==> flow/constraint.sdc <==
create_clock -name core_clock -period 7.3 [get_ports {pclk}]
set_input_delay 1.4600 -clock core_clock [delete_from_list [all_inputs] [get_ports {pclk}]]
set_output_delay 1.4600 -clock core_clock [all_outputs]
set_load 0.01 [all_outputs]
==> flow/run.sh <==
#!/bin/bash
# the make line also repeats each setting of config.mk as NAME=value (left out here)
make -C /OpenROAD-flow-scripts/flow DESIGN_CONFIG=/design/flow/config.mk WORK_HOME=/design/flow/orfs CLKGATE_MAP_FILE= finish
==> flow/config.mk <==
export PLATFORM = sky130hd
export DESIGN_NAME = yuv422_to_rgb
export DESIGN_NICKNAME = yuv422_to_rgb
export VERILOG_FILES = /design/flow/design.v
export SDC_FILE = /design/flow/constraint.sdc
export NUM_CORES = 4
export LEC_CHECK = 0
export CAP_MARGIN = 20
export CORE_MARGIN = 2
export CORE_UTILIZATION = 69
export CTS_CLUSTER_SIZE = 36
export SETUP_SLACK_MARGIN = 1.24
export SLEW_MARGIN = 20
==> flow/design.v <==
module yuv_to_rgb (
input            clk             ,  
input            rst_n           ,  
input            start_conversion,  
input      [7:0] y               , 
input      [7:0] u               ,
input      [7:0] v               ,
output reg [7:0] r               , 
output reg [7:0] g               , 
output reg [7:0] b               ,
output reg       pixel_ready        
);
parameter signed [15:0] C_1_402 = 16'h059C;   
parameter signed [15:0] C_0_344 = 16'h0160;   
parameter signed [15:0] C_0_714 = 16'h02DB;   
parameter signed [15:0] C_1_772 = 16'h0716;   
wire signed [15:0] y_s;
wire signed [15:0] u_s;
wire signed [15:0] v_s;
wire signed [31:0] r_temp;
wire signed [31:0] g_temp;
wire signed [31:0] b_temp;
assign y_s = y;
assign u_s = u - 128;   
assign v_s = v - 128;   
assign r_temp = y_s + ((v_s * C_1_402) >>> 10);
assign g_temp = y_s - ((u_s * C_0_344) >>> 10) - ((v_s * C_0_714) >>> 10);
assign b_temp = y_s + ((u_s * C_1_772) >>> 10);
always @(posedge clk or negedge rst_n)	
	if (~rst_n)	            r <= 8'h00; else
	if (start_conversion) begin	
		if (r_temp < 0)	    r <= 8'h00; else
		if (r_temp > 255) 	r <= 8'hFF; else
											    r <= r_temp[7:0];
	end
always @(posedge clk or negedge rst_n)	
	if (~rst_n)	            g <= 8'h00; else
	if (start_conversion) begin	
		if (g_temp < 0)	    g <= 8'h00; else
		if (g_temp > 255) 	g <= 8'hFF; else
											    g <= g_temp[7:0];
	end
always @(posedge clk or negedge rst_n)	
	if (~rst_n)	            b <= 8'h00; else
	if (start_conversion) begin	
		if (b_temp < 0)	    b <= 8'h00; else
		if (b_temp > 255) 	b <= 8'hFF; else
											    b <= b_temp[7:0];
	end
always @(posedge clk or negedge rst_n)
	if (~rst_n)     	        pixel_ready <= 1'b0; else
	if (pixel_ready)          pixel_ready <= 1'b0; else
	if (start_conversion)	    pixel_ready <= 1'b1;
endmodule
module yuv422_to_rgb (
input             pclk               ,  
input             presetn            ,  
input      [31:0] paddr              ,  
input      [31:0] pwdata             ,  
output reg [31:0] prdata             ,  
input         	  pwrite             ,  
input         	  psel               ,  
input         	  penable            , 
output            pslverr            ,  
output            pready             ,  
output reg        irq                ,  
output reg [95:0] rgb_out               
);
localparam IDLE    = 3'd0;
localparam LOAD    = 3'd1;
localparam CONVERT = 3'd2;
reg  [7:0] yuv_mem [0:7];     
reg  [7:0] y0;                
reg  [7:0] u0;                
reg  [7:0] y1;                
reg  [7:0] v0;                
reg  [7:0] y2;                
reg  [7:0] u1;                
reg  [7:0] y3;                
reg  [7:0] v1;                
wire [7:0] r0;                
wire [7:0] g0;                
wire [7:0] b0;                
wire [7:0] r1;                
wire [7:0] g1;                
wire [7:0] b1;                
wire [7:0] r2;                
wire [7:0] g2;                
wire [7:0] b2;                
wire [7:0] r3;                
wire [7:0] g3;                
wire [7:0] b3;                
reg        cnt_writes;        
reg  [2:0] state;             
reg        start_conversion;  
wire [3:0] result_ready;      
yuv_to_rgb conv0 (.clk(pclk), .rst_n(presetn), .start_conversion(start_conversion), .y(y0), .u(u0), .v(v0), .r(r0), .g(g0), .b(b0), .pixel_ready(result_ready[0]));
yuv_to_rgb conv1 (.clk(pclk), .rst_n(presetn), .start_conversion(start_conversion), .y(y1), .u(u0), .v(v0), .r(r1), .g(g1), .b(b1), .pixel_ready(result_ready[1]));
yuv_to_rgb conv2 (.clk(pclk), .rst_n(presetn), .start_conversion(start_conversion), .y(y2), .u(u1), .v(v1), .r(r2), .g(g2), .b(b2), .pixel_ready(result_ready[2]));
yuv_to_rgb conv3 (.clk(pclk), .rst_n(presetn), .start_conversion(start_conversion), .y(y3), .u(u1), .v(v1), .r(r3), .g(g3), .b(b3), .pixel_ready(result_ready[3]));
assign pready  = 1'b1;
assign pslverr = 1'b0;
always @(posedge pclk or negedge presetn)
	if (~presetn)	prdata <= 32'd0; else
	if (psel & ~penable & ~pwrite)	
		case(paddr[7:0])
			8'h20: prdata <= (state == IDLE) ? {32'hFFFFFFFF} : {32'd0};
			8'h30: prdata <= {rgb_out[95:72], 8'd0};   
			8'h34: prdata <= {rgb_out[71:48], 8'd0};   
			8'h38: prdata <= {rgb_out[47:24], 8'd0};   
			8'h3c: prdata <= {rgb_out[23:0], 8'd0};   
		endcase           
always @(posedge pclk or negedge presetn)
	if (~presetn)	                        cnt_writes <= 'd0; else
	if (psel & penable & pready & pwrite)	cnt_writes <= cnt_writes + 'd1;
always @(posedge pclk or negedge presetn)
	if (~presetn)	                                     start_conversion <= 1'b0; else
	if (start_conversion)                              start_conversion <= 1'b0; else
	if (psel & penable & pready & pwrite & cnt_writes) start_conversion <= 1'b1;
always @(posedge pclk or negedge presetn)
	if (~presetn)      	irq <= 1'b0; else
	if (irq)					  irq <= 1'b0; else
	if (&result_ready)	irq <= 1'b1;
always @(posedge pclk or negedge presetn)
	if (~presetn)	                                                  state <= IDLE; else
	case(state)
		IDLE    : if (psel & ~penable & pwrite)                       state <= LOAD;     
		LOAD    : if (psel & penable & pready & pwrite & cnt_writes)  state <= CONVERT;  
		CONVERT : if (&result_ready)                                  state <= IDLE;     
	endcase
always @(posedge pclk or negedge presetn)
	if (~presetn) begin	yuv_mem[0] <= 8'd0;
	                    yuv_mem[1] <= 8'd0;
	                    yuv_mem[2] <= 8'd0;
	                    yuv_mem[3] <= 8'd0;
	                    yuv_mem[4] <= 8'd0;
	                    yuv_mem[5] <= 8'd0;
	                    yuv_mem[6] <= 8'd0;
	                    yuv_mem[7] <= 8'd0; end else
	if (psel & pwrite & ~penable) 
		case (paddr[7:0])                               
      8'h10: begin yuv_mem[0] <= pwdata[7:0];           
									 yuv_mem[1] <= pwdata[15:8];          
									 yuv_mem[2] <= pwdata[23:16];         
									 yuv_mem[3] <= pwdata[31:24]; end     
      8'h14: begin yuv_mem[4] <= pwdata[7:0];           
                   yuv_mem[5] <= pwdata[15:8];          
                   yuv_mem[6] <= pwdata[23:16];         
                   yuv_mem[7] <= pwdata[31:24]; end     
    endcase
always @(posedge pclk or negedge presetn)
	if (~presetn)	            rgb_out <= 96'd0; else
	if (&result_ready)	      rgb_out <= {r0, g0, b0, r1, g1, b1, r2, g2, b2, r3, g3, b3};  
always @(posedge pclk or negedge presetn)
	if (~presetn)	                    y0 <= 'd0; else
	if ((state == LOAD) & cnt_writes) y0 <= yuv_mem[0];
always @(posedge pclk or negedge presetn)
	if (~presetn)	                    u0 <= 'd0; else
	if ((state == LOAD) & cnt_writes) u0 <= yuv_mem[1];
always @(posedge pclk or negedge presetn)
	if (~presetn)	                    y1 <= 'd0; else
	if ((state == LOAD) & cnt_writes) y1 <= yuv_mem[2];
always @(posedge pclk or negedge presetn)
	if (~presetn)	                    v0 <= 'd0; else
	if ((state == LOAD) & cnt_writes) v0 <= yuv_mem[3];
always @(posedge pclk or negedge presetn)
	if (~presetn)	                    y2 <= 'd0; else
	if ((state == LOAD) & cnt_writes) y2 <= yuv_mem[4];
always @(posedge pclk or negedge presetn)
	if (~presetn)	                    u1 <= 'd0; else
	if ((state == LOAD) & cnt_writes) u1 <= yuv_mem[5];
always @(posedge pclk or negedge presetn)
	if (~presetn)	                    y3 <= 'd0; else
	if ((state == LOAD) & cnt_writes) y3 <= yuv_mem[6];
always @(posedge pclk or negedge presetn)
	if (~presetn)	                    v1 <= 'd0; else
	if ((state == LOAD) & cnt_writes) v1 <= yuv_mem[7];
endmodule
==> results of run 1 <==
through the flow:
| step | utilization | setup WS (ps) | area (µm²) | instances | setup TNS (ps) |
|---|---|---|---|---|---|
| 4_1_cts | 0.836 | 351 | 35200 | 3593 | 0 |
| 3_5_place_dp | 0.769 | -38.6 | 32400 | 3448 | -194 |
| 6_report | 0.869 | 212 | 36600 | 3643 | 0 |
| 5_1_grt | 0.869 | 42.5 | 36600 | 3643 | 0 |
| 3_3_place_gp | 0.769 | 178 | 32400 | 3448 | 0 |
| 2_1_floorplan | - | 696 | 30000 | 2765 | 0 |
layout make-up:
cell class | instances | area, µm² | share of cell area
sequential | 355 | 8910 | 0.243
timing repair buffer | 340 | 3130 | 0.0855
tap | 539 | 674 | 0.0184
clock buffer | 48 | 1050 | 0.0286
inverter | 404 | 1560 | 0.0426
clock inverter | 21 | 263 | 0.00718
multi-input combinational | 1936 | 21000 | 0.574
layer usage:
layer  track usage  share of wire
met1         0.484           0.39
met3        0.0455          0.067
met2         0.634           0.49
met5             0        0.00017
met4         0.171          0.059
what timing repair did:
item,4_1_cts,5_1_grt
resized,193,222
buffers inserted,76,49
pin swaps,119,157
endpoints found under the setup margin,96,96
==> run notes, run 1 <==
The layout was made with Yosys and OpenROAD.

The launch point of the worst min-delay path is recorded as conv1.pixel_ready. STA lists the maximum fanout along the critical path as 8. Hold analysis lists the worst path endpoint as conv1.pixel_ready.

At floorplan, the net count of the design was reported as 3450. Of the total power, registers draw 0.287. The design draws between 8 and 9 mW. The I/O pin count is 200.

The total number of vias is ~23000. The HPWL after detailed placement is approximately 60 mm. For reference, the top logic cell family by area is adder cells. The report puts the hold buffer count at CTS at 0. The most numerous cell type found on the critical path is sky130_fd_sc_hd__ha_1. The power report attributes to the combinational group a share of 0.475. Per the post-route antenna check, the number of violating nets is 0. After synthesis, the netlist uses approximately 94 different library cells.

The y dimension of the die is 211 µm. The number of max-capacitance violations reported is 0. The routed design shows a wire length per standard cell of approximately 24 µm. The leakage power is 18.9 nW. The worst max-slew margin expressed relative to the limit is 0.255. Across the routed clock network, the largest skew measured is 42.4 ps. The type of element capturing the critical path is a flip-flop. The end-of-flow timing check tallies setup violations at 0. Of the total synthesized cell area, the portion taken by AND, OR, NAND and NOR gates is 0.0715. The vias per cell is around 6.4.

Per the STA report, the cell with the highest stage delay on the worst path is sky130_fd_sc_hd__fa_2. The critical path starts at v0[2]. The cell-internal power is 5.11 mW.

The total inserted antenna cells is 0. Per the synthesis report, the XOR/XNOR share of the synthesized area is 0.0458. In this run the core area contains 75 standard-cell rows. The worst hold-check slack is 429 ps. The clock-pin slew of the registers on the worst-case setup and hold paths is about 60 ps.

The largest net degree at the start of global routing is 122. The adder-cell area share of the yosys netlist is 0.299. The total overflow left after global routing is 0. The total area inside the core boundary comes to approximately 42000 µm². For the combinational group, total power comes out at 4.02 mW. The critical path runs through a total of 26 cells.

The horizontal die dimension is approximately 210 µm. The synthesized instance count is roughly 2800. The longest clock path from root to sink contains 3 buffers. Among all flip-flop cells after synthesis, the most frequent one is sky130_fd_sc_hd__dfrtp_1. In this run, CTS created clock tree buffers numbering 38. Sorting the synthesized cells by how often they occur yields sky130_fd_sc_hd__ha_1, sky130_fd_sc_hd__inv_1, sky130_fd_sc_hd__dfrtp_1, sky130_fd_sc_hd__mux2_2, sky130_fd_sc_hd__fa_1.

The clock share of power is 0.238. The final-stage net count is roughly 3800. The number of cells on the worst reg-to-reg path is 26. The worst-case register-to-register setup slack is between 200 and 250 ps. For the worst-skew pair, the clock arrives at the later sink with an insertion delay of between 500 and 600 ps. The area of the mapped netlist is 29600 µm². The total detailed-routing wirelength is roughly 88 mm. For the pin with the worst max-slew slack, the measured transition is around 1100 ps.

The CTS tree is yes. For reference, the final report shows the max-slew violation count at 0. The via count of the first global-routing pass is 23494. In the floorplan report the effective utilization is 0.703. For the worst setup path, the data required time is 7780 ps. The critical path ends at conv0.g[2].

The number of levels the H-tree was split into is 2. The number of remaining DRC errors is 0. The fmax is approximately 0.14 GHz. The count of synthesis-stage warnings from yosys is 3. The yosys-reported design area after synthesis is slightly below 30000 µm². The worst hold path class is flip-flop to flip-flop. TritonCTS reports the number of clock sinks as ~360. The largest voltage drop on the vdd net is ~200 µV. The switching share of power is 0.397. The power density over the cells is approximately 230 nW/µm². The synthesized area per cell is 10.7 µm². The root buffer cell is sky130_fd_sc_hd__clkbuf_16.

The analysis attributes to net switching a power of between 3 and 4 mW. The share of the clock period used by the worst path after layout is 0.971. The capturing point of the worst reg2reg path is conv0.g[2]. According to the timing report, the arrival time at the worst endpoint equals about 7600 ps. The synthesized design contains 0 enable-type register cells. The number of antenna violations at the first check in global routing is 2.

The flow ran to the end and the layout has no timing, DRC or antenna violations. The biggest power consumer among the groups is combinational logic. Power attributed to sequential cells is 2.43 mW. Per the synth log, the flip-flop and latch total comes to ~360. Of the post-synthesis cell area, the part taken by muxes is 0.106.

On the critical path the largest part of the delay comes from adder cells. The overall die size recorded for this design is 44600 µm². The layout-stage area growth over the synthesis result is 23.6%. The share of synthesized area in the top cell type comes to 0.299.

The final weighted congestion in routability-driven placement is between 0.9 and 1. The smallest clock period supported by the final layout is computed as roughly 7100 ps. Counting both buffers and inverters, the worst setup path holds a total of 2. The critical path start-end classification is flip-flop to flip-flop. The tool warning count is 101. The sequential area share after synthesis is 0.300. For this block, the initial DRC count from the detailed router was approximately 1900.

In the synthesized netlist the async set-or-reset flop fraction comes to 1.00. Counting endpoints that fail hold in the final report gives 0. For this run, the detailed router's first-pass iteration total came to 7. The number of port buffers is 173.

The worst hold path depth is 1. The layout filler cell count is 2037. The maximum single-stage delay on the critical path is between 500 and 600 ps.

The reg-to-reg critical path startpoint is v0[2]. The total global routing track utilization is 0.374. The synth_stat.txt file lists the number of cells as about 2800. Setup repair after global routing could not meet its margin everywhere. The post-synthesis compound-gate area fraction is 0.117. The nature of the critical path startpoint is a flip-flop. The clock network consumes a total of 2.02 mW.

The cell type with the highest aggregate area in the netlist is sky130_fd_sc_hd__dfrtp_1. The most used standard cell by instance count after synthesis is sky130_fd_sc_hd__ha_1. The wire length of the first global-routing pass is roughly 130 mm. Yosys attributes the largest share of cell area to sky130_fd_sc_hd__dfrtp_1, sky130_fd_sc_hd__ha_1, sky130_fd_sc_hd__fa_1.
==> inputs of run 2 (changes only) <==
CAP_MARGIN = 5   (was 20)
CORE_UTILIZATION = 72   (was 69)
CTS_CLUSTER_DIAMETER = 51   (was not set)
CTS_CLUSTER_SIZE = 22   (was 36)
PLACE_DENSITY = 0.66   (was not set)
SETUP_SLACK_MARGIN = 1.49   (was 1.24)
TNS_END_PERCENT = 5   (was not set)
clock period = 6.57 ns   (was 7.3 ns; I/O delays follow)
==> run notes, run 2 <==
The layout was made with Yosys and OpenROAD.

The flow ran to the end, but the layout failed its checks. The layout checks failed on setup timing. The area share of xor/xnor cells in the synthesized design is 0.0458.

The horizontal die dimension is a little over 200 µm. The via count of the first global-routing pass is 24057. Of the post-synthesis cell area, the dominant cell type holds 0.299.

The number of antenna violations at the first check in global routing is 4. The HPWL after detailed placement is around 63 mm. Synthesis produced a netlist with a net count of between 3000 and 4000. The area of all sequential standard cells is 8910 µm².

The reg-to-reg critical path startpoint is v1[1]. The violation count after the first detailed-routing iteration is ~1900. The count of endpoints failing setup in the final report is 40. At the floorplan stage, the core utilization is reported as 0.727. The routed length per instance is approximately 24 µm.

The area of the placeable core is between 40000 and 50000 µm². After floorplanning, the core was divided into around 74 placement rows. The largest voltage drop on the vdd net is 242 µV. Final hold analysis gives a worst-case slack of roughly 430 ps. After filler insertion, the fill cell instance count of the layout stands at between 1500 and 2000. The number of levels the H-tree was split into is 2. For this run, the slowest stage of the critical path takes between 500 and 600 ps.

The leakage power is roughly 19 nW. In the power breakdown, the internal column shows roughly 5.4 mW. The power attributed to the clock group is 2.06 mW. The launch point of the critical path is v1[1]. The worst setup path endpoint is conv2.g[1]. Counting along the longest clock path gives a buffer depth of 3.

The yosys-reported design area after synthesis is around 30000 µm². The number of port buffers is approximately 170. The total number of vias is approximately 23000. The standard cell area after detailed placement is ~33000 µm².

The sequential power is approximately 2.7 mW. The primary flip-flop cell chosen by synthesis mapping is sky130_fd_sc_hd__dfrtp_1. The routed design shows a via density per instance of 6.38. The maximum net fanout on the critical path is 8. The first detailed-routing pass ran for 5 iterations. According to the floorplan report, the die height is 207 µm. The worst max-slew margin expressed relative to the limit is 0.279. The design area is 35900 µm². Pins over their slew limit in the final report were tallied at 0.

The post-synthesis compound-gate area fraction is 0.117. In the synthesized netlist, the number of instances is ~2800. The synthesized netlist occupies a cell area of 29600 µm². Timing would allow up to 0.140 GHz.

The wire length of the first global-routing pass is 131 mm. The final weighted congestion in routability-driven placement is roughly 0.94. The worst hold path begins at irq. The total detailed-routing wirelength is approximately 90 mm.

Per report_power, the Combinational row totals 4.31 mW. The share of total power dissipated in the clock network is 0.228. Per the synthesis report, the adder-cell share of the synthesized area is 0.299. The area fraction in and, or, nand and nor cells after synthesis is 0.0715. After the last flow step, the layout net total stands at around 3800. The worst endpoint data arrival time is roughly 7600 ps. The proportion of register bits with asynchronous set or reset after synthesis is 1.00.

The final report gives the core utilization as 0.882. The area of the die is about 43000 µm². The endpoint of the worst hold path is reported as irq. Yosys instantiated no cell more often than sky130_fd_sc_hd__ha_1. Global routing finished with a remaining overflow of 0.

The part of the power in combinational logic is 0.477. The number of gates on the worst path with buffers counted is 29. OpenROAD emitted warnings numbering 101. After synthesis, the netlist uses approximately 94 different library cells. In this run the mean area of a mapped cell was between 10 and 15 µm². The worst hold path class is flip-flop to flip-flop. Data on the critical path is required at its endpoint by 7030 ps. The number of max-capacitance violations reported is 0. The timing report gives the worst reg2reg path a setup slack of -560 ps. The capturing point of the worst reg2reg path is conv2.g[1]. The total global routing track utilization is 0.402. The synth_stat.txt file lists the number of cells as roughly 2800.

The largest net degree at the start of global routing is 164. The total inserted antenna cells is 0. The pin slew with the least headroom to its limit is approximately 1100 ps. The post-route clock skew is between 20 and 30 ps. STA classifies the critical path endpoint as a flip-flop. Among the non-sequential cells, adder cells take the most area. The Yosys step of the flow raised 3 warnings. Counting endpoints that fail hold in the final report gives 0. TritonCTS built the clock tree.

The layout-stage area growth over the synthesis result is 21.3%. The post-synth count of flops with an enable pin is 0. Clock-pin slew was measured on the worst setup and hold paths at 80 ps. Once detail routing completed, the nets flagged for antenna violations numbered 0.

Counting cells, the worst reg-to-reg path comes to 29. By area the synthesized netlist is led by sky130_fd_sc_hd__dfrtp_1, sky130_fd_sc_hd__ha_1, sky130_fd_sc_hd__fa_1. The floorplan report gives the top-level pin count as roughly 200.

For this design the ratio of total power to cell area is 251 nW/µm². The tree is rooted in a sky130_fd_sc_hd__clkbuf_16. Ranked by power, first place goes to combinational logic. The combinational gate area is 20400 µm².

The cell type with the highest aggregate area in the netlist is sky130_fd_sc_hd__dfrtp_1. The number of buffers and inverters on the critical path is 6. The final worst setup slack is -556 ps. Of the available clock period, the critical path in the final layout requires 1.08. The clock latency at the later pin of the worst-skew pair is 580 ps. The cell type of the slowest stage on the worst timing path is sky130_fd_sc_hd__fa_1.

Buffers inserted to repair hold after CTS numbered 0. Per Yosys stat, the portion of area used by sequential elements is 0.300. In this design, the largest share of critical-path delay is due to adder cells. Ranked by instance count, the synthesized netlist is headed by sky130_fd_sc_hd__ha_1, sky130_fd_sc_hd__inv_1, sky130_fd_sc_hd__dfrtp_1, sky130_fd_sc_hd__mux2_2, sky130_fd_sc_hd__fa_1. The pre-CTS setup slack is -627 ps. STA classifies the critical path startpoint as a flip-flop. The power report attributes to the sequential group a share of 0.295.

The number of clock buffers added by TritonCTS is 35. The post-synthesis register bit count is 355. The final critical path time including I/O delays and setup is just over 7000 ps. Setup repair after global routing could not meet its margin everywhere. After synthesis, the share of cell area in mux cells is 0.106.

The worst hold path depth is 1. The switching share of power is 0.402. The number of remaining DRC errors is 0.

The clock net in this run drives a total of 355 sinks. The net switching power in the latest report is between 3 and 4 mW. The worst setup path is of the flip-flop to flip-flop kind.
-- run 2: layer usage --
layer  part of all wire  track usage  up-vias  wire length [µm]
met2               0.48        0.668     1029             42200
li1                   -            -    10232                 -
met5            0.00047            0        -                41
met4              0.068        0.223        6              5950
met1               0.38        0.496    11725             33100
met3              0.071       0.0755      353              6250
-- run 2: final cells by class --
class,instances,area share
multi-input cells,1936,0.567
repair buffers,371,0.0911
clock buffers,38,0.0250
clock inverters,25,0.00742
well taps,532,0.0185
flip-flops and latches,355,0.248
inverters,404,0.0426
-- run 2: through the flow --
| stage | power, mW | cells | TNS (ps) |
|---|---|---|---|
| detailed placement | 6.37 | 3578 | -17270 |
| CTS | 8.68 | 3652 | -9090 |
| global route | 9.50 | 3661 | -25680 |
| finish | 9.03 | 3661 | -11990 |
| global placement | 6.17 | 3578 | -10830 |
| floorplan | 5.00 | 2765 | -403 |
-- run 2: timing repair --
item                                    4_1_cts  5_1_grt
setup buffers                                11        7
endpoints found under the setup margin       96       96
pin swaps                                   155      109
gates resized                               175      112
==> inputs of run 3 (changes only) <==
ABC_AREA = 1   (was not set)
CAP_MARGIN = 20   (was 5)
CTS_CLUSTER_DIAMETER = 377   (was 51)
CTS_CLUSTER_SIZE = 99   (was 22)
PLACE_DENSITY = not set   (was 0.66)
SETUP_SLACK_MARGIN = not set   (was 1.49)
TNS_END_PERCENT = not set   (was 5)
clock period = 3.97 ns   (was 6.57 ns; I/O delays follow)
==> run notes, run 3 <==
Results of an implementation run.

The proportion of register bits with asynchronous set or reset after synthesis is 1.00. During I/O placement, the number of pins put on the boundary was approximately 200. Looking at the cell usage after synthesis, the top flip-flop cell is sky130_fd_sc_hd__dfrtp_1. At floorplan, the net count of the design was reported as ~4400. The number of enable flip-flop cells is 0. According to the floorplan log, the row count is between 70 and 80. Ranked by instance count, the synthesized netlist is headed by sky130_fd_sc_hd__nand2_1, sky130_fd_sc_hd__inv_1, sky130_fd_sc_hd__ha_1, sky130_fd_sc_hd__dfrtp_1, sky130_fd_sc_hd__o21ai_0. In this run, distinct cell masters in the synthesized netlist total around 60. Yosys shows that the main logic family after synthesis is adder cells.

The chip occupies roughly 45000 µm². The total congestion overflow after global routing is roughly 71. The number of levels the H-tree was split into is 1. Yosys reported a register bit count of ~360. The run stopped with a tool error.

At the end of routability-driven placement, the weighted congestion stood at 0.993. The cell-mix breakdown from Yosys lists the adder-cell area share as 0.286. The synthesized area per cell is ~8.2 µm². The count of synthesis-stage warnings from yosys is 3. Per the OpenROAD floorplan log, the width of the die is between 200 and 250 µm. The tool reported: "[ERROR GRT-0232] Routing congestion too high. Check the congestion heatmap in the GUI". The synthesized netlist has a Yosys-reported chip area of approximately 31000 µm². In this run the vertical extent of the chip is 211 µm. After synthesis, the share of cell area in mux cells is 0.00655. The post-CTS hold buffer count recorded in the log is 0. Synthesis handed over a netlist of about 3800 instances.

The total global routing track utilization is 0.820. The area fraction of the largest cell type after synthesis is 0.286. The root buffer cell is sky130_fd_sc_hd__clkbuf_16. The cell type with the highest aggregate area in the netlist is sky130_fd_sc_hd__dfrtp_1. It got as far as global routing (5_1_grt) and failed there. In this run, the synthesized area fraction spent on xor and xnor cells is recorded as 0.0489. The standard cell area after detailed placement is roughly 38000 µm². Per Yosys stat, the portion of area used by sequential elements is 0.287. The number of port buffers is 173.

By area the synthesized netlist is led by sky130_fd_sc_hd__dfrtp_1, sky130_fd_sc_hd__ha_1, sky130_fd_sc_hd__nand2_1. For this design, the sink count on the clock tree is roughly 360. The area of the placeable core is around 42000 µm². The post-synthesis compound-gate area fraction is 0.114. The floorplan step records an initial core utilization of 0.733. The most frequently used library cell after synthesis is sky130_fd_sc_hd__nand2_1. For this run the detailed placement stage logged an HPWL of about 83 mm. Yosys stat counts ~3800 cells in the synthesized netlist. The TritonCTS buffer count is 7. The area of the mapped netlist is just over 30000 µm². The cell-mix breakdown from Yosys lists the simple-gate area share as 0.168. Looking at the clock tree report, the maximum root-to-sink buffer count equals 3.
-- run 3: through the flow --
stage | worst slack, ps | instances | util | hold WS, ps
after floorplan | -2140 | 3764 | - | 403
after global placement | -2250 | 4958 | 0.898 | 413
after detailed placement | -2740 | 4958 | 0.898 | 421
after CTS | -2550 | 5000 | 0.926 | 219
-- run 3: timing repair --
| item | 4_1_cts |
|---|---|
| buffers inserted | 33 |
| gates resized | 140 |
| pin swaps | 88 |
| endpoints found under the setup margin | 96 |
-- run 3: layer usage --
metal | GRT overflow | track usage
met1 | 0 | 0.795
met2 | 28 | 0.951
met3 | 3 | 0.714
met4 | 40 | 0.847
met5 | 0 | 0.491
==> inputs of run 4 (changes only) <==
ABC_AREA = not set   (was 1)
CORE_UTILIZATION = 44   (was 72)
CTS_CLUSTER_DIAMETER = not set   (was 377)
CTS_CLUSTER_SIZE = not set   (was 99)
clock period = 6.29 ns   (was 3.97 ns; I/O delays follow)
==> run notes, run 4 <==
The layout was made with Yosys and OpenROAD.

The biggest power consumer among the groups is combinational logic. The area share of xor/xnor cells in the synthesized design is 0.0458. The number of nets with antenna violations after detailed routing is 0. The switching component of the power is ~3.8 mW.

For the worst reg-to-reg path, the startpoint reported by OpenROAD is v0[1]. The power attributed to the clock group is 2.37 mW. In this run the cell area of the synthesized design comes to about 30000 µm². For reference, the critical path is launched at v0[1]. Summed over all cells, the static leakage comes to roughly 20 nW.

The synthesized area per cell is ~11 µm². The worst-case reg-to-reg setup slack stands at -480 ps. The netlist uses between 90 and 100 different library cells. The script computed the net switching share of total power as 0.378. In this run the number of H-tree levels came out at 2. In the post-route analysis, the smallest setup slack over all paths is -484 ps. The hold path startpoint is conv3.pixel_ready. Per the post-synthesis report, the number of cells in the design is roughly 2800. For this run, the final setup violation count is recorded as around 48.

The worst-case hold path end point is conv3.pixel_ready. The number of remaining DRC errors is 0. The cell type with the highest aggregate area in the netlist is sky130_fd_sc_hd__dfrtp_1.

The number of standard-cell rows in the floorplan is 95. For this run, the total global-route usage over all layers was measured as 0.234. The clock latency at the later pin of the worst-skew pair is just under 600 ps. The final weighted congestion recorded by global placement is 0.881.

The area of the placeable core is roughly 67000 µm². For this run the top cell type by instance count after synthesis was sky130_fd_sc_hd__ha_1. The number of port buffers is ~170.

The yosys cell count is 2765. The worst hold-check slack is around 440 ps. In this run the vertical extent of the chip is between 200 and 300 µm. The floorplan step records an initial core utilization of 0.443. The number of buffers inserted by hold repair at cts is 0. The type of element capturing the critical path is a flip-flop. The final timing report lists a max-slew violation count of 0. Per STA, the endpoint of the critical path is conv0.g[7].

For this block, the routed nets add up to 82.0 mm of wire. VDD sags by at most ~230 µV. Looking at the max-slew report, the worst-margin pin has a slew of between 1000 and 1500 ps. The final-stage net count is just under 4000. The critical path start-end classification is flip-flop to flip-flop. The horizontal die dimension is roughly 260 µm. Yosys printed 3 warnings.

The violation count after the first detailed-routing iteration is ~1200. On the reported timing paths, the clock transition at the registers reads around 60 ps. Sequential cells consume a total of about 2.8 mW. The power report attributes to the combinational group a share of 0.478. The maximum net fanout on the critical path is 8.

The script logs the ratio of routed vias to standard cells as roughly 5.3. The endpoint identified for the worst register-to-register timing path is conv0.g[7]. Per the synthesis report, the adder-cell share of the synthesized area is 0.299. Dividing the final minimum period by the clock period gives 1.08.

In this build the clock could be raised as far as approximately 0.15 GHz. The wire length of the first global-routing pass is ~130 mm. After synthesis, the cell types taking the most area are sky130_fd_sc_hd__dfrtp_1, sky130_fd_sc_hd__ha_1, sky130_fd_sc_hd__fa_1.

Yosys reported that registers with async set or reset make up 1.00. Along the critical path, the tally of buffer and inverter instances is 2. The pre-CTS setup slack is -714 ps.

Cell internal power was estimated by the tool at 6.18 mW. The flow ran to the end, but the layout failed its checks. The TritonCTS buffer count is a little over 40. The combinational family with the most area after synthesis is adder cells. In the hold timing report, the worst path depth is 1. The number of antenna violations at the first check in global routing is 1. The post-route clock skew is between 15 and 20 ps.

The worst hold path class is flip-flop to flip-flop. TritonCTS built the clock tree. The share of the synthesized area in the top cell type is 0.299. Detailed routing inserted a total of ~22000 vias.

Counting flops with a built-in enable in the synthesized netlist gives 0. Excluding fillers, the count of instances in the completed layout stands at about 4200. According to the timing report, the data required time at the worst endpoint equals between 6000 and 7000 ps. After layout, the design draws a total of 9.93 mW.

Counting cells, the worst reg-to-reg path comes to 25. The routed length per instance is 19.7 µm. In this run, the synthesized area fraction spent on and/or/nand/nor cells is recorded as 0.0715.

The longest clock path from root to sink contains 3 buffers. The worst setup path is launched from a flip-flop. The clock sink count is between 300 and 400. Subtracting the final worst setup slack from the clock period gives slightly below 7000 ps. Looking at the critical path, the single cell with the biggest stage delay is sky130_fd_sc_hd__or4_4. The largest net degree at the start of global routing is 127. Recorded from the global router log, the overflow total was 0. The first detailed-routing pass took 5 iterations. The sequential share of power is 0.284. The via count of the first global-routing pass is between 20000 and 25000. Summing all multiplexer cells gives an area fraction of 0.106. The chip area line in the Yosys stat output reads between 20000 and 30000 µm². The sequential area share after synthesis is 0.300.

The design area is roughly 38000 µm². The worst max-slew margin expressed relative to the limit is 0.278. The power report attributes to the clock group a share of 0.238.

The number of max-capacitance violations reported is 0. Per STA, the worst path accumulates the most delay in the family adder cells. The tool warning count is about 100. For reference, the final report shows the hold violation count at 0. The cell-mix breakdown from Yosys lists the compound-gate area share as 0.117.

Yosys reports that the most numerous cell types are sky130_fd_sc_hd__ha_1, sky130_fd_sc_hd__inv_1, sky130_fd_sc_hd__dfrtp_1, sky130_fd_sc_hd__mux2_2, sky130_fd_sc_hd__fa_1. Combinational power for this build is 4.75 mW. The worst endpoint data arrival time is 7230 ps.

The critical path runs through a total of 25 cells. The area of the die is a little under 70000 µm². The HPWL after detailed placement is between 60 and 70 mm.

The total placed cells including tap cells is 4048. Setup repair after global routing could not meet its margin everywhere. The layout-stage area growth over the synthesis result is 28.4%. The number of nets handed over by synthesis was about 3500. about 200 I/O pins were placed.

The post-synthesis register bit count is 355. In this run the layout check failures are setup timing. Per the CTS log, the root buffer master is sky130_fd_sc_hd__clkbuf_16. For this run, the leading register cell type out of synthesis is sky130_fd_sc_hd__dfrtp_1.

The maximum single-stage delay on the critical path is 510 ps. The placed instances occupy a cell area of 34800 µm². Per the summary, power density relative to cell area is between 200 and 300 nW/µm².
run 4: layout make-up:
type / count / area (µm²)
Inverter: 404 / 1530
Clock inverter: 17 / 209
Timing Repair Buffer: 526 / 4500
Antenna cell: 1 / 2.50
Tap cell: 873 / 1090
Multi-Input combinational cell: 1936 / 20700
Clock buffer: 56 / 1130
Fill cell: 5695 / 28900
Sequential cell: 355 / 8900
run 4: layer usage:
| metal | vias up | part of all wire | GRT usage |
|---|---|---|---|
| met4 | 0 | 0.026 | 0.0568 |
| met2 | 404 | 0.47 | 0.383 |
| li1 | 10588 | - | - |
| met5 | - | 0 | 0 |
| met3 | 102 | 0.039 | 0.0335 |
| met1 | 11066 | 0.46 | 0.327 |
run 4: timing repair:
action	CTS	global route
endpoints found under the hold margin	0	0
cloned	0	0
pin swaps	108	126
setup endpoints to repair	96	96
resized	126	214
buffers inserted	20	27
run 4: through the flow:
stage | setup TNS [ps] | utilization
after floorplan | -6980 | -
after global placement | -24800 | 0.519
after CTS | -17910 | 0.550
after detailed placement | -31880 | 0.519
after global routing | -30670 | 0.568
final | -17070 | 0.568
==> inputs of run 5 (changes only) <==
CORE_UTILIZATION = 65   (was 44)
SETUP_SLACK_MARGIN = 1.24   (was not set)
clock period = 7.9 ns   (was 6.29 ns; I/O delays follow)
==> run notes, run 5 <==
The layout was made with Yosys and OpenROAD.

The total number of vias is between 20000 and 25000. The data required time reported for the critical path is roughly 8400 ps. The script extracted a net switching power of 2.84 mW. The biggest power consumer among the groups is combinational logic. The layer with the highest usage after global routing is met2. The part of the power in combinational logic is 0.439.

The total inserted antenna cells is 0. After detailed placement, the design holds a cell count of about 3500. The synthesized area per cell is approximately 11 µm². The share of the core filled by cells before placement is 0.656. All stages included, the depth of the critical timing path comes to 26. After synthesis, the chip area reported by Yosys is about 30000 µm². The area of the mapped netlist is between 20000 and 30000 µm². Buffers placed on the I/O ports in this run total 173. The final worst setup slack is slightly above 800 ps. IR analysis of the VDD net gives a maximum drop of 197 µV. The y dimension of the die is around 220 µm. After synthesis, the design contains roughly 2800 cells according to Yosys. Before CTS, the worst setup slack after placement is about 430 ps. The sequential power reported by the tool is ~2.2 mW. The non-filler instance count after layout is between 3000 and 4000. about 200 I/O pins were placed.

The via count of the first global-routing pass is between 20000 and 25000. The tool warning count is ~100. Along the worst path, the maximum fanout reaches 8.

The area fraction of the largest cell type after synthesis is 0.299. The internal power of the cells totals between 4 and 5 mW. For reference, the top logic cell family by area is adder cells. Using the TritonRoute via totals, the vias-per-cell ratio works out to between 5 and 6. The power report attributes to the sequential group a share of 0.306. The area of the die is about 47000 µm². The fmax is between 0.1 and 0.15 GHz.

The worst setup path endpoint is conv0.g[0]. The number of iterations in the first detailed-routing pass is 5. The share of cell area taken by muxes after synthesis is 0.106. The sequential area share after synthesis is 0.300. In the finished design, the share of the clock period the worst path needs comes to 0.895. The standard cell area after detailed placement is around 32000 µm². For reference, the critical path is launched at v0[2]. The total count of hold-check failures in the final report is 0. Sorting the synthesis cell report by count puts at the top sky130_fd_sc_hd__ha_1. The biggest area contributor in the post-synthesis netlist is sky130_fd_sc_hd__dfrtp_1.

The synthesized instance count is 2765. The capture point of the worst register-to-register path is recorded as conv0.g[0]. The horizontal die dimension is 218 µm.

For the clock group, total power comes out at ~1.9 mW. On met3, the global router reports a usage of 0.0353. The met2 layer usage reported by global route is 0.558. The sum of negative setup slack is 0 ps. The HPWL after detailed placement is between 60 and 70 mm.

The wire length of the first global-routing pass is between 100 and 150 mm. The tightest min-delay check is of the flip-flop to flip-flop type. The worst hold path depth is 1. The critical path in this run is classified as flip-flop to flip-flop. Across every metal layer, demand over resource in global routing totals 0.333. The switching share of power is 0.386.

The area share of xor/xnor cells in the synthesized design is 0.0458. The number of buffers and inverters on the critical path is 3. The main area contributors are sky130_fd_sc_hd__dfrtp_1, sky130_fd_sc_hd__ha_1, sky130_fd_sc_hd__fa_1. For this design, the CTS-stage hold fixing added 0 buffers. Summed over all layers, the global routing overflow is 0.

The adder-cell area share of the yosys netlist is 0.299. The CTS tree is yes. The pin slew with the least headroom to its limit is roughly 1100 ps. The number of enable flip-flop cells is 0.

The worst reg2reg path depth is 26. Counting every sink on the clock net gives roughly 360. Per the synthesis report, the simple-gate share of the synthesized area is 0.0715. The largest net degree at the start of global routing is 185. The post-route clock skew is ~25 ps. The layout-stage area growth over the synthesis result is 20.0%. The final weighted congestion in routability-driven placement is between 0.9 and 1. The number of distinct standard cells referenced by the synthesized netlist is roughly 94. Yosys reported that registers with async set or reset make up 1.00. For the worst setup path, the data arrival time is 7540 ps. The number of antenna violations at the first check in global routing was 3. Clock tree synthesis selected as its root buffer the cell sky130_fd_sc_hd__clkbuf_16. The type of element capturing the critical path is a flip-flop. After floorplanning, the core was divided into a little under 80 placement rows. The met1 layer usage reported by global route is 0.455. For this design the static power due to leakage is 18.5 nW. For the completed layout, the total cell area is recorded as between 30000 and 40000 µm². Measured against its own limit, the worst slew margin works out to 0.268. In this run the register-to-register setup slack is between 800 and 900 ps. At floorplan, the net count of the design was reported as 3450. The tool flagged a number of max-cap violations equal to 0. The final timing report counts setup violations totalling 0. Per STA, the highest per-stage delay on the worst path measures roughly 560 ps. The kind of cell with the highest combined delay along the critical path is adder cells. The routed length per instance is approximately 22 µm. The nature of the critical path startpoint is a flip-flop. The power density over the cells is 206 nW/µm². The most used flip-flop cell after synthesis is sky130_fd_sc_hd__dfrtp_1. The number of nets with antenna violations after detailed routing is 0. The smallest clock period supported by the final layout is computed as about 7100 ps.

Combinational cells consume a total of ~3.2 mW. The run finished with no timing, DRC or antenna violations. The final-stage net count is between 3000 and 4000. Clock tree synthesis inserted a total of 39 buffers. The hold path startpoint is conv2.pixel_ready. Per the synthesis report, the AND-OR/OR-AND share of the synthesized area is 0.117.

The maximum clock path buffer count is 3. The clock latency at the later pin of the worst-skew pair is 590 ps. The cell type of the slowest stage on the worst timing path is sky130_fd_sc_hd__fa_1. In this run the critical register-to-register path is launched from v0[2]. The total area inside the core boundary comes to 45200 µm².

Looking at the hold checks, the worst path lands on conv2.pixel_ready. Setup repair after global routing could not meet its margin everywhere. The synthesis run shows the most used standard cells to be sky130_fd_sc_hd__ha_1, sky130_fd_sc_hd__inv_1, sky130_fd_sc_hd__dfrtp_1, sky130_fd_sc_hd__mux2_2, sky130_fd_sc_hd__fa_1.

The number of levels the H-tree was split into is 2. The total detailed-routing wirelength is 79.5 mm. For reference, the final report shows the max-slew violation count at 0.

The violation count after the first detailed-routing iteration is 1622. The DRC violation total left in the routed layout is recorded as 0. The post-synth register bit count is 355. Yosys printed 3 warnings. The share of total power dissipated in the clock network is 0.255. The registers of the reported paths see a clock transition of ~60 ps.
==> run 5: timing repair <==
action	in CTS	in global routing
buffers inserted	47	40
pin swaps	85	99
resized	139	128
endpoints found under the setup margin	94	96
==> run 5: area by class of cell <==
cell class                      instances  area (µm²)
Multi-Input combinational cell       1936       20400
Fill cell                            2894        9620
Sequential cell                       355        8910
Timing Repair Buffer                  284        2670
Inverter                              404        1540
Clock buffer                           49        1050
Tap cell                              600         751
Clock inverter                         22         273
==> run 5: per-layer routing <==
metal | share of wire | vias up
met4 | 0.035 | 2
met5 | 0.00014 | -
li1 | - | 10081
met1 | 0.43 | 11011
met3 | 0.052 | 143
met2 | 0.49 | 628
==> run 5: stage by stage <==
stage / utilization / hold slack (ps) / power (mW)
global placement: 0.711 / 412 / 4.86
CTS: 0.766 / 427 / 7.11
floorplan: - / 403 / 4.15
global route: 0.787 / 437 / 7.77
finish: 0.787 / 428 / 7.34
detailed placement: 0.711 / 419 / 4.97
==> inputs of run 6 (changes only) <==
ABC_AREA = 0   (was not set)
CELL_PAD_IN_SITES_DETAIL_PLACEMENT = 2   (was not set)
CELL_PAD_IN_SITES_GLOBAL_PLACEMENT = 3   (was not set)
CORE_ASPECT_RATIO = 0.78   (was not set)
CORE_MARGIN = 4   (was 2)
CORE_UTILIZATION = 40   (was 65)
GPL_ROUTABILITY_DRIVEN = 0   (was not set)
GPL_TIMING_DRIVEN = 0   (was not set)
MAX_ROUTING_LAYER = met5   (was not set)
MIN_ROUTING_LAYER = met2   (was not set)
SETUP_SLACK_MARGIN = -0.67   (was 1.24)
SLEW_MARGIN = 15   (was 20)
TNS_END_PERCENT = 5   (was not set)
clock period = 7.15 ns   (was 7.9 ns; I/O delays follow)
==> run notes, run 6 <==
The layout was made with Yosys and OpenROAD.

The flow ran to the end, but the layout failed its checks. Failing layout checks were recorded as setup timing. The routed length per instance is between 20 and 30 µm. The worst pin sits at a relative slew slack of 0.0777.

The post-CTS hold buffer count recorded in the log is 0. The most used standard cell by instance count after synthesis is sky130_fd_sc_hd__ha_1. Of the available clock period, the critical path in the final layout requires 1.06. The net count of the finished layout is roughly 3700. Measured along the y axis, the die boundary spans between 200 and 250 µm. The Yosys step of the flow raised 3 warnings. The count of endpoints failing setup in the final report is 87. The cell sitting at the root of the clock tree is a sky130_fd_sc_hd__clkbuf_16.

Looking at the reg2reg group, the worst path starts from v1[6]. The HPWL after detailed placement is roughly 87 mm. The combinational power reported by the tool is 3.57 mW. The share of total power dissipated in combinational logic is 0.430. The maximum clock path buffer count is 3.

The pre-CTS setup slack is -1680 ps. For this design the static power due to leakage is between 15 and 20 nW. Summed over all layers, the global routing overflow is 0. The area of the mapped netlist is approximately 30000 µm².

Per the synth log, the flip-flop and latch total comes to 355. The synthesis report names the predominant flop master as sky130_fd_sc_hd__dfrtp_1. The layout-stage area growth over the synthesis result is 18.2%. The family with the most delay on the worst path is adder cells. The number of distinct standard cells referenced by the synthesized netlist is roughly 94. The total count of hold-check failures in the final report is 0. Sorting the synthesized cells by how often they occur yields sky130_fd_sc_hd__ha_1, sky130_fd_sc_hd__inv_1, sky130_fd_sc_hd__dfrtp_1, sky130_fd_sc_hd__mux2_2, sky130_fd_sc_hd__fa_1. Of all cell types, the one taking the most synthesized area is sky130_fd_sc_hd__dfrtp_1. After synthesis, the cell types taking the most area are sky130_fd_sc_hd__dfrtp_1, sky130_fd_sc_hd__ha_1, sky130_fd_sc_hd__fa_1. Measured in cells, the most critical reg-to-reg path has a length of 28. The script parses the final routing iteration and logs DRC violations as 0. Buffers inserted during clock tree synthesis total roughly 40. The timing report shows the most common cell along the critical path to be sky130_fd_sc_hd__inv_1. Timing would allow up to roughly 0.13 GHz. The I/O pin count is 200.

The type of element capturing the critical path is a flip-flop. For the worst min-delay path, the startpoint reported by OpenROAD is conv2.pixel_ready. The vias per cell is 7.58. The nature of the critical path startpoint is a flip-flop.

The largest net degree at the start of global routing is approximately 100. Measured along the x axis, the die boundary spans between 300 and 400 µm. The area of the die is about 79000 µm².

The longest incremental delay of any stage on the critical path is reported as ~540 ps. The violation count after the first detailed-routing iteration is approximately 3400. The worst-case register-to-register setup slack is -410 ps. For hold timing, the worst endpoint is conv2.pixel_ready. The power attributed to the clock group is around 2.3 mW. The critical path required time is ~7600 ps.

The transition time recorded at the tightest slew-check pin is 1380 ps. The switching share of power is 0.413. The CTS tree is yes. The first global-routing pass estimated 161 mm of wire.

The via count of the first global-routing pass is around 37000. Across every metal layer, demand over resource in global routing totals 0.412. The cell-internal power is between 4 and 5 mW. The layout stage reports a final design area of between 30000 and 40000 µm². In this run the worst path has a maximum fanout of 8. The total number of vias is slightly above 30000. The area fraction in and, or, nand and nor cells after synthesis is 0.0715. Of all power groups, the one with the highest power is combinational logic.

The number of gates on the worst path with buffers counted is 28. The final count of pins violating max slew is 0. The area share of xor/xnor cells in the synthesized design is 0.0458. The power report attributes to the sequential group a share of 0.298. For reference, the placement row count at floorplan is between 80 and 90. The number of enable flip-flop cells is 0. Once detail routing completed, the nets flagged for antenna violations numbered 0. The number of antenna violations at the first check in global routing is 3. The combinational family with the most area after synthesis is adder cells. The detailed router reported a total wirelength of 110 mm.

The most critical min-delay path falls under flip-flop to flip-flop. After synthesis, the chip area reported by Yosys is between 20000 and 30000 µm². Per Yosys stat, the portion of area used by sequential elements is 0.300.

The clock-pin slew of the registers on the worst-case setup and hold paths is ~70 ps. The clock tree has to reach approximately 360 sinks. The share of the core filled by cells before placement is 0.407. In this run the power spent charging and discharging nets is roughly 3.4 mW.

As logged by OpenROAD, the buffers inserted on ports number around 170. The synth_stat.txt file lists the number of cells as about 2800. Setup repair after global routing could not meet its margin everywhere. The final timing report derives a shortest allowable period of between 7000 and 8000 ps.

Measured against the total synthesized area, the mux share comes to 0.106. Clock skew on the completed layout was measured at approximately 34 ps. The launch point of the critical path is v1[6].

The post-synthesis compound-gate area fraction is 0.117. The tool flagged a number of max-cap violations equal to 0. The proportion of register bits with asynchronous set or reset after synthesis is 1.00.

The worst setup path is of the flip-flop to flip-flop kind. The standard cell area after detailed placement is 32700 µm². Per the summary, power density relative to cell area is between 200 and 250 nW/µm².

Each instance of the synthesized netlist takes up on average approximately 11 µm². The power report lists the sequential group at roughly 2.5 mW. The share of the synthesized area in the top cell type is 0.299. The area of the placeable core is between 70000 and 80000 µm². The OpenROAD report gives the critical path a data arrival time of slightly above 8000 ps. The tool warning count is a little under 100.

Per the power-grid run, VDD falls by no more than approximately 160 µV. Looking at the clock tree report, the H-tree level count equals 2. The cell type of the slowest stage on the worst timing path is sky130_fd_sc_hd__fa_1. The synthesized instance count is 2765.

The clock latency at the later pin of the worst-skew pair is a little under 600 ps. When the netlist entered floorplanning its net count stood at approximately 3500. In this run the worst setup path terminates at conv3.g[7]. After layout, the worst setup slack is -410 ps. The worst hold path depth is 1. The timing report notes that buffer and inverter cells on the critical path total 7. The number of iterations in the first detailed-routing pass is 9.

Of the total synthesized cell area, the portion taken by full adders, half adders and majority gates is 0.299. The share of total power dissipated in the clock network is 0.272. STA lists the endpoint of the worst register-to-register path as conv3.g[7].
[run 6: per-layer routing]
| metal | wire length [µm] | vias up | track usage |
|---|---|---|---|
| met5 | 2800 | - | 0.300 |
| met4 | 5240 | 78 | 0.0387 |
| met3 | 50200 | 605 | 0.607 |
| met2 | 52100 | 9188 | 0.454 |
| met1 | 0 | 10838 | - |
| li1 | - | 9987 | - |
[run 6: area by class of cell]
| cell class | count | area, µm² |
|---|---|---|
| clock inverters | 14 | 176 |
| fillers | 7345 | 37800 |
| clock buffers | 57 | 1180 |
| flip-flops and latches | 355 | 8910 |
| repair buffers | 217 | 2170 |
| well taps | 979 | 1220 |
| plain buffers | 70 | 319 |
| diodes | 17 | 42.5 |
| multi-input cells | 1936 | 19500 |
| inverters | 404 | 1540 |
[run 6: timing repair]
item                                    CTS  global route
gates resized                            30            99
hold endpoints to repair                  0             0
pin swaps                                 4            18
endpoints found under the setup margin   94            83
buffers inserted                          6            36
[run 6: per-stage QoR]
step	hold WS (ps)	util	total power, mW	instances	TNS [ps]
finish	440	0.481	8.32	4049	-21110
global route	457	0.481	8.79	4042	-56020
CTS	433	0.469	7.99	3995	-44310
detailed placement	424	0.449	5.73	3918	-95450
global placement	414	0.447	5.56	3915	-3904300
floorplan	403	-	4.57	2765	-919
==> inputs of run 7 (changes only) <==
ABC_AREA = not set   (was 0)
CELL_PAD_IN_SITES_DETAIL_PLACEMENT = not set   (was 2)
CELL_PAD_IN_SITES_GLOBAL_PLACEMENT = not set   (was 3)
CORE_ASPECT_RATIO = not set   (was 0.78)
CORE_MARGIN = 2   (was 4)
CORE_UTILIZATION = 65   (was 40)
CTS_CLUSTER_SIZE = 90   (was not set)
GPL_ROUTABILITY_DRIVEN = not set   (was 0)
GPL_TIMING_DRIVEN = not set   (was 0)
MAX_ROUTING_LAYER = not set   (was met5)
MIN_ROUTING_LAYER = not set   (was met2)
SETUP_SLACK_MARGIN = 1.24   (was -0.67)
SLEW_MARGIN = 20   (was 15)
clock period = 5.04 ns   (was 7.15 ns; I/O delays follow)
==> run notes, run 7 <==
The layout was made with Yosys and OpenROAD.

The run finished, with violations left. The reasons given for failing layout checks are setup timing. The number of standard-cell rows in the floorplan is 78.

The total congestion overflow after global routing is 0. In the synthesis report, Yosys lists the chip area as ~30000 µm². The total count of hold-check failures in the final report is 0. In this run, power in combinational logic comes to about 6 mW. The routed layout reports a DRC error count of 0. The worst setup path is captured at a flip-flop. The area of all sequential standard cells is 8900 µm². The number of warnings reported in the stage logs is around 100. The die is approximately 220 µm wide.

Yosys mapped a number of flops with a built-in enable equal to 0. The final timing report gives a worst setup slack of -1880 ps. The share of the core area taken by cells at floorplan is 0.656. The vias per cell is 5.85.

The combinational gate area is roughly 20000 µm². TritonRoute output was used to compute an average wire per cell of 21.5 µm. The worst setup path endpoint is conv1.g[6]. The biggest power consumer among the groups is combinational logic. The area growth from synthesis to layout is 28.2%.

The cell type of the slowest stage on the worst timing path is sky130_fd_sc_hd__fa_1. The pre-CTS setup slack is -2040 ps. Data arrives at the worst endpoint at between 7000 and 8000 ps. The worst setup path is of the flip-flop to flip-flop kind. For this design the total switching power over the nets is ~4.7 mW.

The sequential share of power is 0.277. For reference, the top cells by area after synthesis are sky130_fd_sc_hd__dfrtp_1, sky130_fd_sc_hd__ha_1, sky130_fd_sc_hd__fa_1. For reference, the top logic cell family by area is adder cells. The most used standard cell by instance count after synthesis is sky130_fd_sc_hd__ha_1. The y dimension of the die is between 200 and 250 µm. The gate-level netlist out of Yosys references 94 unique cell types. The maximum net fanout on the critical path is 8. A synthesized cell averages between 10 and 15 µm².

The analysis reports a worst IR drop on VDD of 322 µV. The final count of pins violating max slew is 0. The adder-cell area share of the yosys netlist is 0.299. Counting the warning lines in the Yosys log gives 3. Setup repair after global routing could not meet its margin everywhere. The total detailed-routing wirelength is 87.2 mm.

Per the detail_route log, met2 wirelength is between 40 and 50 mm. The synthesized instance count is between 2000 and 3000. The core region is 45200 µm². The number of buffers and inverters on the critical path is 8. Per the synth stats, the proportion of register bits with asynchronous set or reset is 1.00.

The power report attributes to the clock group a share of 0.255. Per the post-route antenna check, the number of violating nets is 0. The sequential area share after synthesis is 0.300. After filler insertion, the fill cell instance count of the layout stands at about 2500.

For this run, the post-layout net count is 4108. The launch point of the critical path is v0[0]. Of the total synthesized cell area, the portion taken by AND-OR and OR-AND cells is 0.117. From the final report, the count of setup violators was given as about 96. The utilization after layout is 0.841. The flow reports an fmax of between 0.1 and 0.15 GHz. The TritonCTS buffer count is ~40. The cell type with the highest aggregate area in the netlist is sky130_fd_sc_hd__dfrtp_1. Looking at the clock tree report, the root buffer type is sky130_fd_sc_hd__clkbuf_16. The total number of vias is 23728. The cell that appears most often on the critical path is sky130_fd_sc_hd__ha_1. Among all flip-flop cells after synthesis, the most frequent one is sky130_fd_sc_hd__dfrtp_1. The worst max-slew margin expressed relative to the limit is 0.317.

The clock latency at the later pin of the worst-skew pair is 600 ps. The area of the mapped netlist is approximately 30000 µm². The uppermost layer routed is met5. The reg-to-reg critical path startpoint is v0[0]. The maximum clock path buffer count is 3. The OpenROAD report gives the critical path a required time of approximately 5600 ps.

Yosys reports that the most numerous cell types are sky130_fd_sc_hd__ha_1, sky130_fd_sc_hd__inv_1, sky130_fd_sc_hd__dfrtp_1, sky130_fd_sc_hd__mux2_2, sky130_fd_sc_hd__fa_1. In this run, placement finished with an instance count of just under 4000. On the critical path the largest part of the delay comes from adder cells. Of the available clock period, the critical path in the final layout requires 1.37. The power density over the cells is around 340 nW/µm². The worst register-to-register path ends at conv1.g[6].

The non-filler instance count after layout is 4055. The worst hold path class is input port to asynchronous set/reset pin. The area share of xor/xnor cells in the synthesized design is 0.0458. The final weighted congestion in routability-driven placement is 0.960. The share of cell area taken by muxes after synthesis is 0.106. Per the CTS log, the maximum H-tree level is 2. After detailed routing, the met3 layer carries slightly below 5 mm of wire. The STA report counts the stages on the worst setup path as 27.

The worst setup path is launched from a flip-flop. The first routing iteration left roughly 1700 violations. For this run, the detailed router's first-pass iteration total came to 5. The largest net degree at the start of global routing is approximately 120. The final layout reports a setup TNS of -144530 ps. In the final run the clock tree shows a worst skew of roughly 39 ps. The part of the power in combinational logic is 0.468. The clock net in this run drives a total of 355 sinks. The overall die size recorded for this design is around 47000 µm². Yosys reported a register bit count of roughly 360. The flow reports power dissipated in the clock network as between 3 and 4 mW. The met1 layer wirelength in the final routing is between 30 and 40 mm. TritonCTS built the clock tree. Logic depth along the worst register-to-register path is recorded as 27. The share of synthesized area in the top cell type comes to 0.299. In this design, the stage delay of the slowest critical-path cell is approximately 530 ps.

The number of antenna violations at the first check in global routing is 3. The routed design ends up with an antenna cell count of 0. The number of port buffers is around 170. The sequential power is ~3.6 mW. The number of max-capacitance violations reported is 0. The via count of the first global-routing pass is 24722. The final timing report derives a shortest allowable period of approximately 6900 ps. The leakage power is between 20 and 25 nW.

The switching portion of total power comes to 0.371. In this run, the synthesized area fraction spent on and/or/nand/nor cells is recorded as 0.0715. At floorplan, the net count of the design was reported as between 3000 and 4000. The total global routing track utilization is 0.371. The yosys cell count is ~2800. The worst-case register-to-register setup slack is -1880 ps. Looking at the max-slew report, the worst-margin pin has a slew of a little over 1000 ps. ~200 I/O pins were placed.

The cell-internal power is 8.05 mW. The clock-pin slew of the registers on the worst-case setup and hold paths is ~60 ps. The wire length of the first global-routing pass is between 100 and 150 mm. Note, the detailed placer reported a final HPWL of roughly 68 mm.
==> run 7: through the flow <==
| stage | total power [mW] | hold WS [ps] | cell area [µm²] |
|---|---|---|---|
| after floorplan | 6.52 | 403 | 29800 |
| after global placement | 8.82 | 413 | 35800 |
| after detailed placement | 9.05 | 418 | 35800 |
| after CTS | 12.6 | 427 | 37800 |
| after global routing | 13.5 | 443 | 38000 |
| final | 12.8 | 421 | 38000 |
==> run 7: layout make-up <==
cell class / count / area share
multi-input cells: 1936 / 0.518
repair buffers: 686 / 0.149
clock inverters: 24 / 0.0102
clock buffers: 50 / 0.0292
inverters: 404 / 0.0402
flip-flops and latches: 355 / 0.234
well taps: 600 / 0.0198
==> run 7: what timing repair did <==
item | CTS | global route
setup buffers | 19 | 1
resized | 75 | 46
endpoints found under the setup margin | 96 | 96
pin swaps | 86 | 40
hold buffers | 0 | 0
endpoints found under the hold margin | 0 | 0
==> run 7: routing by layer <==
metal / vias up / GRT usage
li1: 10866 / -
met4: 2 / 0.151
met2: 825 / 0.624
met5: - / 0
met1: 11817 / 0.488
met3: 218 / 0.0470
==> inputs of run 8 (changes only) <==
ABC_AREA = 0   (was not set)
CELL_PAD_IN_SITES_DETAIL_PLACEMENT = 0   (was not set)
CORE_UTILIZATION = 68   (was 65)
CTS_CLUSTER_SIZE = 32   (was 90)
MIN_ROUTING_LAYER = met2   (was not set)
PLACE_DENSITY = 0.62   (was not set)
SETUP_SLACK_MARGIN = 1.09   (was 1.24)
SLEW_MARGIN = 40   (was 20)
TNS_END_PERCENT = not set   (was 5)
clock period = 7.44 ns   (was 5.04 ns; I/O delays follow)
==> run notes, run 8 <==
The layout was made with Yosys and OpenROAD.

The flow ran to the end and the layout has no timing, DRC or antenna violations. The utilization after layout is 0.842. The critical path is of the flip-flop to flip-flop type.

The number of port buffers is approximately 170. The global router reports that the layer with the highest usage is met3. The logs give a warning total of 100. In the final design database the tool counted about 3700 nets. Summed over all layers, the routed wires come to around 88 mm. The worst reg2reg path depth is 28. The number of remaining DRC errors is 0. The pin slew with the least headroom to its limit is 887 ps.

The reg-to-reg critical path startpoint is v0[2]. The clock-pin slew of the registers on the worst-case setup and hold paths is 70 ps. The worst pin sits at a relative slew slack of 0.408. The largest net degree at the start of global routing is 153. The netlist uses 94 different library cells. Setup total negative slack on the finished layout was measured at 0 ps. After detailed placement, the total cell area comes to between 30000 and 40000 µm². The post-synthesis register bit count is around 360. Summed over all layers, the global routing overflow is 0. The script extracted a net switching power of around 3.3 mW. The number of iterations in the first detailed-routing pass is 28. The share of total power dissipated in combinational logic is 0.471. Per the hold report, the tightest min-delay path originates at conv3.pixel_ready. The filler cells instantiated in the layout total about 2300. For the worst reg-to-reg path, the endpoint reported by OpenROAD is conv1.g[1].

The floorplan report gives the top-level pin count as 200. Clock tree synthesis found a total of 355 sinks. The detail route stage leaves a number of antenna-violating nets equal to 0. The launch point of the critical path was reported as v0[2]. Per the synthesis report, the adder-cell share of the synthesized area is 0.299.

After synthesis, the share of cell area in mux cells is 0.106. The power attributed to the clock group is around 1.9 mW. The count of synthesis-stage warnings from yosys is 3. The power density over the cells is roughly 220 nW/µm².

STA puts the critical path data arrival time at between 7000 and 8000 ps. TritonCTS built the clock tree. The sequential area share after synthesis is 0.300. Ranked by power, first place goes to combinational logic. The wire length of the first global-routing pass is ~130 mm. The cell type of the slowest stage on the worst timing path is sky130_fd_sc_hd__fa_2. The area of the placeable core is roughly 43000 µm². The non-filler instance count after layout is 3683. The total global routing track utilization is 0.564.

Once routing completed, OpenROAD measured the worst setup slack at roughly 360 ps. The met1 layer usage reported by global route is 0. The primary flip-flop cell chosen by synthesis mapping is sky130_fd_sc_hd__dfrtp_1.

The share of the synthesized area in the top cell type is 0.299. Across all register-to-register paths, the minimum setup slack is 360 ps. The type of element capturing the critical path is a flip-flop.

The worst hold path class is flip-flop to flip-flop. The die covers 45300 µm². The required time at the worst endpoint is listed as approximately 8000 ps. The vias per cell is roughly 8.5. The commonest cells after synthesis are sky130_fd_sc_hd__ha_1, sky130_fd_sc_hd__inv_1, sky130_fd_sc_hd__dfrtp_1, sky130_fd_sc_hd__mux2_2, sky130_fd_sc_hd__fa_1. The finished cells cover ~36000 µm².

The clock latency at the later pin of the worst-skew pair is just under 600 ps. Ranked by total cell area, the synthesized netlist is headed by sky130_fd_sc_hd__dfrtp_1, sky130_fd_sc_hd__ha_1, sky130_fd_sc_hd__fa_1. Per the OpenROAD power report, leakage power amounts to around 19 nW. The area share of xor/xnor cells in the synthesized design is 0.0458. Before any placement, the netlist area is recorded as roughly 30000 µm². The maximum net fanout on the critical path is 8. Across all layers, the routed design uses ~31000 vias. Per the synthesis report, the simple-gate share of the synthesized area is 0.0715. The wire-length estimate of the detail-placed layout is 62.0 mm.

The layout-stage area growth over the synthesis result is 22.4%. The y dimension of the die is ~210 µm. Final hold analysis gives a worst-case slack of about 420 ps. The total placed cells including tap cells is about 3500.

The clock share of power is 0.230. The end-of-flow timing check tallies setup violations at 0. The final count of pins violating max slew is 0. The proportion of register bits with asynchronous set or reset after synthesis is 1.00. The tree is rooted in a sky130_fd_sc_hd__clkbuf_16. The nature of the critical path startpoint is a flip-flop. The post-synthesis compound-gate area fraction is 0.117.

The via count of the first global-routing pass is about 34000. The final critical path time including I/O delays and setup is around 7100 ps. The critical path runs through a total of 28 cells. Per STA, the worst path accumulates the most delay in the family adder cells. The power report attributes to the sequential group a share of 0.299. The number of antenna violations at the first check in global routing is 1.

Dividing the final minimum period by the clock period gives 0.951. The synth_stat.txt file lists the number of cells as about 2800. On the final layout, the worst clock skew is ~17 ps. The fmax is 0.141 GHz. The maximum clock path buffer count is 3. The area recorded from the Yosys report for this design is between 20000 and 30000 µm².

The power in combinational cells is 3.82 mW. OpenSTA lists the critical path endpoint as conv1.g[1]. The worst hold path depth is 1. The number of max-capacitance violations reported is 0. Counting both buffers and inverters, the worst setup path holds a total of 4. The cell-internal power is ~4.8 mW. The horizontal die dimension is 213 µm.

Sequential cells consume a total of approximately 2.4 mW. After layout, the design draws a total of 8.11 mW. The maximum single-stage delay on the critical path is 640 ps. The largest voltage drop on the vdd net is approximately 240 µV. The number of enable flip-flop cells is 0. For reference, the post-synthesis area per instance comes to between 10 and 15 µm². The final weighted congestion in routability-driven placement is 1.01. Counting the buffers created by CTS gives 36. The met3 track demand over resource is 0.679. At floorplan, the net count of the design was reported as about 3500. The worst-case hold path end point is conv3.pixel_ready. The number of levels the H-tree was split into is 2.

The combinational family with the most area after synthesis is adder cells. The pre-CTS setup slack is between 100 and 150 ps. The cell type with the highest aggregate area in the netlist is sky130_fd_sc_hd__dfrtp_1.

The routed length per instance is around 24 µm. Setup repair after global routing could not meet its margin everywhere. Among all cell types in the netlist, the one instantiated most often is sky130_fd_sc_hd__ha_1.

Per the post-synthesis report, the number of cells in the design is 2765. In the global route stage, met2 resource usage came out at 0.674. According to the floorplan log, the row count is ~76. The switching share of power is 0.408. Counting endpoints that fail hold in the final report gives 0.

The violation tally recorded at the end of detailed-routing iteration 0 is about 7300. The share of the core filled by cells before placement is 0.688.
-- run 8: cell type report --
class | count | area (µm²) | share of cell area
Multi-Input combinational cell | 1936 | 20800 | 0.573
Inverter | 404 | 1540 | 0.0424
Sequential cell | 355 | 8910 | 0.246
Clock inverter | 12 | 161 | 0.00445
Timing Repair Buffer | 330 | 3120 | 0.0860
Clock buffer | 48 | 986 | 0.0272
Tap cell | 585 | 732 | 0.0202
Antenna cell | 13 | 32.5 | 0.000897
-- run 8: repair_timing --
item	4_1_cts	5_1_grt
setup buffers	75	39
gates cloned	0	0
hold buffers	0	0
endpoints found under the setup margin	96	96
gates resized	177	172
pin swaps	113	116
-- run 8: routing by layer --
layer / wire length, µm / part of all wire
met5: 1540 / 0.017
met1: 0 / 0
met2: 42000 / 0.48
met3: 32200 / 0.36
met4: 12600 / 0.14
Power figures rest on the tool's default switching activity, not on a simulated workload.
